==> inputs of try-yarrow <==
// fp2_sub_add_correction
module fp2_sub_add_correction
#(
  parameter RADIX = 32,
  parameter DIGITS = 14,
  parameter DIGITS_LOG = ( 
  (DIGITS <= 2) ? 1 : 
  (DIGITS <= 4) ? 2 : 
  (DIGITS <= 8) ? 3 : 
  (DIGITS <= 16) ? 4 : 
  (DIGITS <= 32) ? 5 : 
  (DIGITS <= 64) ? 6 : 
  (DIGITS <= 128) ? 7 : 
  (DIGITS <= 256) ? 8 : 
  (DIGITS <= 512) ? 9 : 
  (DIGITS <= 1024) ? 10 : 
  (DIGITS <= 2048) ? 11 : 
  (DIGITS <= 4096) ? 12 : 
  (DIGITS <= 8192) ? 13 : 
  (DIGITS <= 16384) ? 14 : 
  (DIGITS <= 32768) ? 15 : 
  (DIGITS <= 65536) ? 16 : 
  (DIGITS <= 131072) ? 17 : 
  (DIGITS <= 262144) ? 18 : 
  (DIGITS <= 524288) ? 19 : 
  (DIGITS <= 1048576) ? 20 : 
  (DIGITS <= 2097152) ? 21 : 
  (DIGITS <= 4194304) ? 22 : 
  (DIGITS <= 8388608) ? 23 : 
  (DIGITS <= 16777216) ? 24 : 
  (DIGITS <= 33554432) ? 25 : 
  (DIGITS <= 67108864) ? 26 : 
  (DIGITS <= 134217728) ? 27 : 
  (DIGITS <= 268435456) ? 28 : 
  (DIGITS <= 536870912) ? 29 : 
  (DIGITS <= 1073741824) ? 30 : 
  -1), 
  parameter FILE_CONST_PX2 = "px2.mem",
  parameter FILE_CONST_PX4 = "px4.mem"
)
(
  input wire start,
  input wire rst,
  input wire clk,
  input wire [2:0] cmd,  
  input wire extension_field_op,  
  output wire mem_a_0_rd_en,
  output wire [DIGITS_LOG-1:0] mem_a_0_rd_addr,
  input  wire [RADIX-1:0] mem_a_0_dout,
  output wire mem_a_1_rd_en,
  ...
export LEC_CHECK = 0
export ABC_AREA = 1
export CAP_MARGIN = 25
export CELL_PAD_IN_SITES_DETAIL_PLACEMENT = 1
export CELL_PAD_IN_SITES_GLOBAL_PLACEMENT = 3
export CORE_MARGIN = 2
export CORE_UTILIZATION = 41
export CTS_CLUSTER_SIZE = 22
export GPL_ROUTABILITY_DRIVEN = 1
export GPL_TIMING_DRIVEN = 0
export HOLD_SLACK_MARGIN = 0.15
export MIN_ROUTING_LAYER = met2
export PLACE_DENSITY = 0.85
export SLEW_MARGIN = 20
create_clock -name core_clock -period 4.64 [get_ports {clk}]
run.sh (not shown) runs the stock make flow with config.mk's settings and CLKGATE_MAP_FILE=.
==> try-xenon: changes against try-yarrow <==
- ABC_AREA: 1 -> not set
- CAP_MARGIN: 25 -> 20
- CELL_PAD_IN_SITES_DETAIL_PLACEMENT: 1 -> not set
- CELL_PAD_IN_SITES_GLOBAL_PLACEMENT: 3 -> not set
- CORE_UTILIZATION: 41 -> 70
- CTS_CLUSTER_SIZE: 22 -> 35
- GPL_ROUTABILITY_DRIVEN: 1 -> not set
- GPL_TIMING_DRIVEN: 0 -> not set
- HOLD_SLACK_MARGIN: 0.15 -> not set
- MIN_ROUTING_LAYER: met2 -> not set
- PLACE_DENSITY: 0.85 -> 0.6
==> flow/constraint.sdc (replaced) <==
create_clock -name core_clock -period 2.68 [get_ports {clk}]
set_input_delay 0.5360 -clock core_clock [delete_from_list [all_inputs] [get_ports {clk}]]
set_output_delay 0.5360 -clock core_clock [all_outputs]
set_load 0.01 [all_outputs]
==> try-lagoon: changes against try-yarrow <==
- ABC_AREA: 1 -> not set
- CAP_MARGIN: 25 -> 15
- CELL_PAD_IN_SITES_DETAIL_PLACEMENT: 1 -> not set
- CELL_PAD_IN_SITES_GLOBAL_PLACEMENT: 3 -> not set
- CORE_MARGIN: 2 -> 10
- CORE_UTILIZATION: 41 -> 40
- CTS_CLUSTER_SIZE: 22 -> 99
- GPL_ROUTABILITY_DRIVEN: 1 -> not set
- GPL_TIMING_DRIVEN: 0 -> not set
- HOLD_SLACK_MARGIN: 0.15 -> 0.18
- MIN_ROUTING_LAYER: met2 -> not set
- PLACE_DENSITY: 0.85 -> not set
- PLACE_DENSITY_LB_ADDON: not set -> 0.02
- SETUP_SLACK_MARGIN: not set -> 1.47
==> flow/constraint.sdc (replaced) <==
create_clock -name core_clock -period 5.0 [get_ports {clk}]
set_input_delay 1.0000 -clock core_clock [delete_from_list [all_inputs] [get_ports {clk}]]
set_output_delay 1.0000 -clock core_clock [all_outputs]
set_load 0.01 [all_outputs]
==> try-indigo: changes against try-yarrow <==
- ABC_AREA: 1 -> not set
- CAP_MARGIN: 25 -> 20
- CELL_PAD_IN_SITES_DETAIL_PLACEMENT: 1 -> not set
- CELL_PAD_IN_SITES_GLOBAL_PLACEMENT: 3 -> not set
- CORE_UTILIZATION: 41 -> 70
- CTS_CLUSTER_SIZE: 22 -> 13
- GPL_ROUTABILITY_DRIVEN: 1 -> not set
- GPL_TIMING_DRIVEN: 0 -> not set
- HOLD_SLACK_MARGIN: 0.15 -> 0.27
- MIN_ROUTING_LAYER: met2 -> not set
- PLACE_DENSITY: 0.85 -> not set
- SETUP_SLACK_MARGIN: not set -> 0.69
==> flow/constraint.sdc (replaced) <==
create_clock -name core_clock -period 2.85 [get_ports {clk}]
set_input_delay 0.5700 -clock core_clock [delete_from_list [all_inputs] [get_ports {clk}]]
set_output_delay 0.5700 -clock core_clock [all_outputs]
set_load 0.01 [all_outputs]
==> comparison table <==
Number of resized instances in the post-cts repair step: try-lagoon 430; try-yarrow 98; try-indigo -; try-xenon 819
Flops: try-lagoon 2065; try-yarrow 2065; try-indigo -; try-xenon -
Met2 Wirelength: try-lagoon 144000 um; try-yarrow 180000 um; try-indigo -; try-xenon -
Multi-input logic portion of the cell area: try-lagoon 0.260; try-yarrow 0.248; try-indigo -; try-xenon -
Reg clk slew, reported paths: try-lagoon 0.07 ns; try-yarrow 0.07 ns; try-indigo -; try-xenon -
Area occupied by registers: try-lagoon 59300 um2; try-yarrow 59300 um2; try-indigo -; try-xenon -
Worst path slowest cell: try-lagoon o211ai_1; try-yarrow a21oi_1; try-indigo -; try-xenon -
Clock tree cell share of total cell area: try-lagoon 0.0687; try-yarrow 0.0666; try-indigo -; try-xenon -
Largest driver fanout on the critical path: try-lagoon 8; try-yarrow 10; try-indigo -; try-xenon -
Half-perimeter wire length of the detailed placement result: try-lagoon 205000 um; try-yarrow 274000 um; try-indigo 188000 um; try-xenon 198000 um
Slowest cell delay on critical path: try-lagoon 0.57 ns; try-yarrow 0.94 ns; try-indigo -; try-xenon -
Power Sequential: try-lagoon 0.0189 W; try-yarrow 0.0203 W; try-indigo -; try-xenon -
Weighted congestion reported at the end of routability-driven placement: try-lagoon 0.935; try-yarrow 1.05; try-indigo 1.07; try-xenon 1.04
Outcome: try-lagoon finished clean; try-yarrow finished with violations; try-indigo did not finish; try-xenon did not finish
Last stage reached: try-lagoon -; try-yarrow -; try-indigo clock tree synthesis; try-xenon global routing
Violated checks: try-lagoon -; try-yarrow negative setup slack; try-indigo -; try-xenon -
Signal buf overhead: try-lagoon 0.0836; try-yarrow 0.0698; try-indigo -; try-xenon -
Final-layout worst hold slack: try-lagoon 0.421 ns; try-yarrow 0.406 ns; try-indigo -; try-xenon -
Layout Cell Area excl Fill: try-lagoon 107000 um2; try-yarrow 106000 um2; try-indigo -; try-xenon -
Vias per inst: try-lagoon 5.76; try-yarrow 7.59; try-indigo -; try-xenon -
Placed cell area: try-lagoon 96900 um2; try-yarrow 97700 um2; try-indigo 100000 um2; try-xenon 100000 um2


==> inputs of harbor <==
Starting RTL as in the previous note.
clock: 4.78 ns
lec_check: 0
abc_area: 1
cap_margin: 20
core_margin: 2
core_utilization: 72
cts_cluster_size: 10
hold_slack_margin: 0.27
place_density_lb_addon: 0.09
setup_slack_margin: 0.28
slew_margin: 20
tns_end_percent: 5
==> delta: changes against harbor <==
ABC_AREA = 0   (was 1)
CAP_MARGIN = 15   (was 20)
CORE_UTILIZATION = 70   (was 72)
CTS_CLUSTER_DIAMETER = 58   (was default)
CTS_CLUSTER_SIZE = 25   (was 10)
GPL_ROUTABILITY_DRIVEN = 1   (was default)
HOLD_SLACK_MARGIN = -0.09   (was 0.27)
PLACE_DENSITY = 0.64   (was default)
PLACE_DENSITY_LB_ADDON = default   (was 0.09)
SETUP_SLACK_MARGIN = 0.7   (was 0.28)
==> flow/constraint.sdc (replaced) <==
create_clock -name core_clock -period 2.68 [get_ports {clk}]
set_input_delay 0.5360 -clock core_clock [delete_from_list [all_inputs] [get_ports {clk}]]
set_output_delay 0.5360 -clock core_clock [all_outputs]
set_load 0.01 [all_outputs]
==> pepper: changes against harbor <==
ABC_AREA = default   (was 1)
CORE_MARGIN = 10   (was 2)
CORE_UTILIZATION = 40   (was 72)
CTS_CLUSTER_SIZE = default   (was 10)
HOLD_SLACK_MARGIN = default   (was 0.27)
PLACE_DENSITY_LB_ADDON = 0.02   (was 0.09)
SETUP_SLACK_MARGIN = 1.47   (was 0.28)
TNS_END_PERCENT = default   (was 5)
==> flow/constraint.sdc (replaced) <==
create_clock -name core_clock -period 5.0 [get_ports {clk}]
set_input_delay 1.0000 -clock core_clock [delete_from_list [all_inputs] [get_ports {clk}]]
set_output_delay 1.0000 -clock core_clock [all_outputs]
set_load 0.01 [all_outputs]
==> qor summary <==
Final setup margin: delta -; harbor 0.1292 ns; pepper 1.122 ns
Hold path startpoint: delta -; harbor delay_inst_adder_1_start.level_buf[2]$_SDFF_PP0_; pepper rd_counter_buf[3]$_SDFF_PP0_
Setup crit end: delta -; harbor mem_c_0_dout[1]; pepper right_serial_comparator_inst.comp_array[5]$_SDFFE_PP0P_
Count of warning messages emitted by the tools: delta -; harbor 48; pepper 44
Non-filler cells, final: delta -; harbor 10,590; pepper 9,376
Die extent in x: delta 356.2 um; harbor 354.9 um; pepper 485.9 um
FF+latch count: delta -; harbor 2,065; pepper 2,065
Reg-to-reg critical path startpoint: delta -; harbor add_0_running$_SDFF_PP0_; pepper add_1_running$_SDFF_PP0_
H-tree depth reported by CTS: delta 3; harbor 4; pepper 4
Worst reg2reg path depth: delta -; harbor 15; pepper 20
Routed length per instance: delta -; harbor 28.98 um; pepper 33.03 um
Effective utilization at floorplan: delta 70.33%; harbor 72.65%; pepper 40.34%
Total Power: delta -; harbor 38.96 mW; pepper 37.89 mW
Clock share of power: delta -; harbor 41.5%; pepper 43.5%
Distinct lib cells: delta 79; harbor 48; pepper 79
Simple-gate share of the synthesized area: delta 7.187%; harbor 17.20%; pepper 7.187%
Combinational logic power: delta -; harbor 3.07 mW; pepper 2.52 mW
Result of the run: delta stopped before the end; harbor no timing/DRC/antenna violations; pepper no timing/DRC/antenna violations
Stage where the flow stopped: delta global routing; harbor -; pepper -
Worst setup slack after placement: delta -2.076 ns; harbor -0.04258 ns; pepper -0.5522 ns
Final tally of setup violations: delta -; harbor 0; pepper 0
Synth-to-layout area growth: delta -; harbor 15.50%; pepper 23.52%
Met2 routed WL: delta -; harbor 130,500 um; pepper 143,700 um
Storage cell area: delta -; harbor 59,280 um2; pepper 59,300 um2
Cell-internal power: delta -; harbor 29.51 mW; pepper 29.14 mW
Clock buffers: delta -; harbor 388; pepper 289
Final routed wirelength across all metal layers: delta -; harbor 307,000 um; pepper 309,600 um
Biggest cell category by area in the final layout: delta -; harbor sequential cells; pepper sequential cells


==> nickel <==
fp2_sub_add_correction again, from the RTL that the note above started with.
// fp2_sub_add_correction
module fp2_sub_add_correction
#(
  parameter RADIX = 32,
  parameter DIGITS = 14,
  parameter DIGITS_LOG = ( 
  (DIGITS <= 2) ? 1 : 
  (DIGITS <= 4) ? 2 : 
  (DIGITS <= 8) ? 3 : 
  (DIGITS <= 16) ? 4 : 
  (DIGITS <= 32) ? 5 : 
  (DIGITS <= 64) ? 6 : 
  (DIGITS <= 128) ? 7 : 
  (DIGITS <= 256) ? 8 : 
  (DIGITS <= 512) ? 9 : 
  (DIGITS <= 1024) ? 10 : 
  (DIGITS <= 2048) ? 11 : 
  (DIGITS <= 4096) ? 12 : 
  (DIGITS <= 8192) ? 13 : 
  (DIGITS <= 16384) ? 14 : 
  (DIGITS <= 32768) ? 15 : 
  (DIGITS <= 65536) ? 16 : 
  (DIGITS <= 131072) ? 17 : 
  (DIGITS <= 262144) ? 18 : 
  (DIGITS <= 524288) ? 19 : 
  (DIGITS <= 1048576) ? 20 : 
  (DIGITS <= 2097152) ? 21 : 
  (DIGITS <= 4194304) ? 22 : 
  (DIGITS <= 8388608) ? 23 : 
  (DIGITS <= 16777216) ? 24 : 
  (DIGITS <= 33554432) ? 25 : 
  (DIGITS <= 67108864) ? 26 : 
  (DIGITS <= 134217728) ? 27 : 
  (DIGITS <= 268435456) ? 28 : 
  (DIGITS <= 536870912) ? 29 : 
  (DIGITS <= 1073741824) ? 30 : 
  -1), 
  parameter FILE_CONST_PX2 = "px2.mem",
  parameter FILE_CONST_PX4 = "px4.mem"
)
(
  input wire start,
  input wire rst,
  input wire clk,
  input wire [2:0] cmd,  
  input wire extension_field_op,  
  output wire mem_a_0_rd_en,
  output wire [DIGITS_LOG-1:0] mem_a_0_rd_addr,
  input  wire [RADIX-1:0] mem_a_0_dout,
  output wire mem_a_1_rd_en,
  output wire [DIGITS_LOG-1:0] mem_a_1_rd_addr,
  input  wire [RADIX-1:0] mem_a_1_dout,
  output wire mem_b_0_rd_en,
  output wire [DIGITS_LOG-1:0] mem_b_0_rd_addr,
  input  wire [RADIX-1:0] mem_b_0_dout,
  output wire mem_b_1_rd_en,
  output wire [DIGITS_LOG-1:0] mem_b_1_rd_addr,
  input  wire [RADIX-1:0] mem_b_1_dout,
  output wire px2_mem_rd_en,
  output wire [DIGITS_LOG-1:0] px2_mem_rd_addr,
  input  wire [RADIX-1:0] px2_mem_dout,
  output wire px4_mem_rd_en,
  output wire [DIGITS_LOG-1:0] px4_mem_rd_addr,
  input  wire [RADIX-1:0] px4_mem_dout,
  input wire mem_c_0_rd_en,
  input wire [DIGITS_LOG-1:0] mem_c_0_rd_addr,
  output  wire [RADIX-1:0] mem_c_0_dout,
  input wire mem_c_1_rd_en,
  input wire [DIGITS_LOG-1:0] mem_c_1_rd_addr,
  output  wire [RADIX-1:0] mem_c_1_dout,
  output reg busy,
  output reg done
);
wire left_adder_start;
wire left_adder_digit_in_valid;
wire left_adder_carry_in;
  ...
clock: 6.57 ns
lec_check: 0
abc_area: 1
cap_margin: 0
cell_pad_in_sites_detail_placement: 1
core_aspect_ratio: 0.67
core_margin: 10
core_utilization: 67
cts_cluster_diameter: 169
cts_cluster_size: 99
min_routing_layer: met1
place_density_lb_addon: 0.21
setup_slack_margin: 1.16
slew_margin: 40
==> inputs of zinc, as changes to nickel <==
==> flow/config.mk (replaced) <==
export PLATFORM = sky130hd
export DESIGN_NAME = fp2_sub_add_correction
export DESIGN_NICKNAME = fp2_sub_add_correction
export VERILOG_FILES = /design/flow/design.v
export SDC_FILE = /design/flow/constraint.sdc
export NUM_CORES = 4
export LEC_CHECK = 0
export CAP_MARGIN = 20
export CORE_MARGIN = 2
export CORE_UTILIZATION = 70
export CTS_CLUSTER_SIZE = 13
export HOLD_SLACK_MARGIN = 0.27
export SETUP_SLACK_MARGIN = -0.28
export SLEW_MARGIN = 20
==> flow/constraint.sdc (replaced) <==
create_clock -name core_clock -period 2.84 [get_ports {clk}]
set_input_delay 0.5680 -clock core_clock [delete_from_list [all_inputs] [get_ports {clk}]]
set_output_delay 0.5680 -clock core_clock [all_outputs]
set_load 0.01 [all_outputs]
==> notes <==
Against zinc, the synthesized cell count of nickel is higher by about 50%.
Of nickel and zinc, nickel has the higher die size (gap 16%, measured against zinc).
Between nickel and zinc, the lower area after synthesis is in zinc (gap 2.1%, measured against zinc).
zinc finished with capacitance limit, slew limit, setup timing left. nickel stopped in global routing.
No activity file was given, so power comes from the tool's default toggle rates.
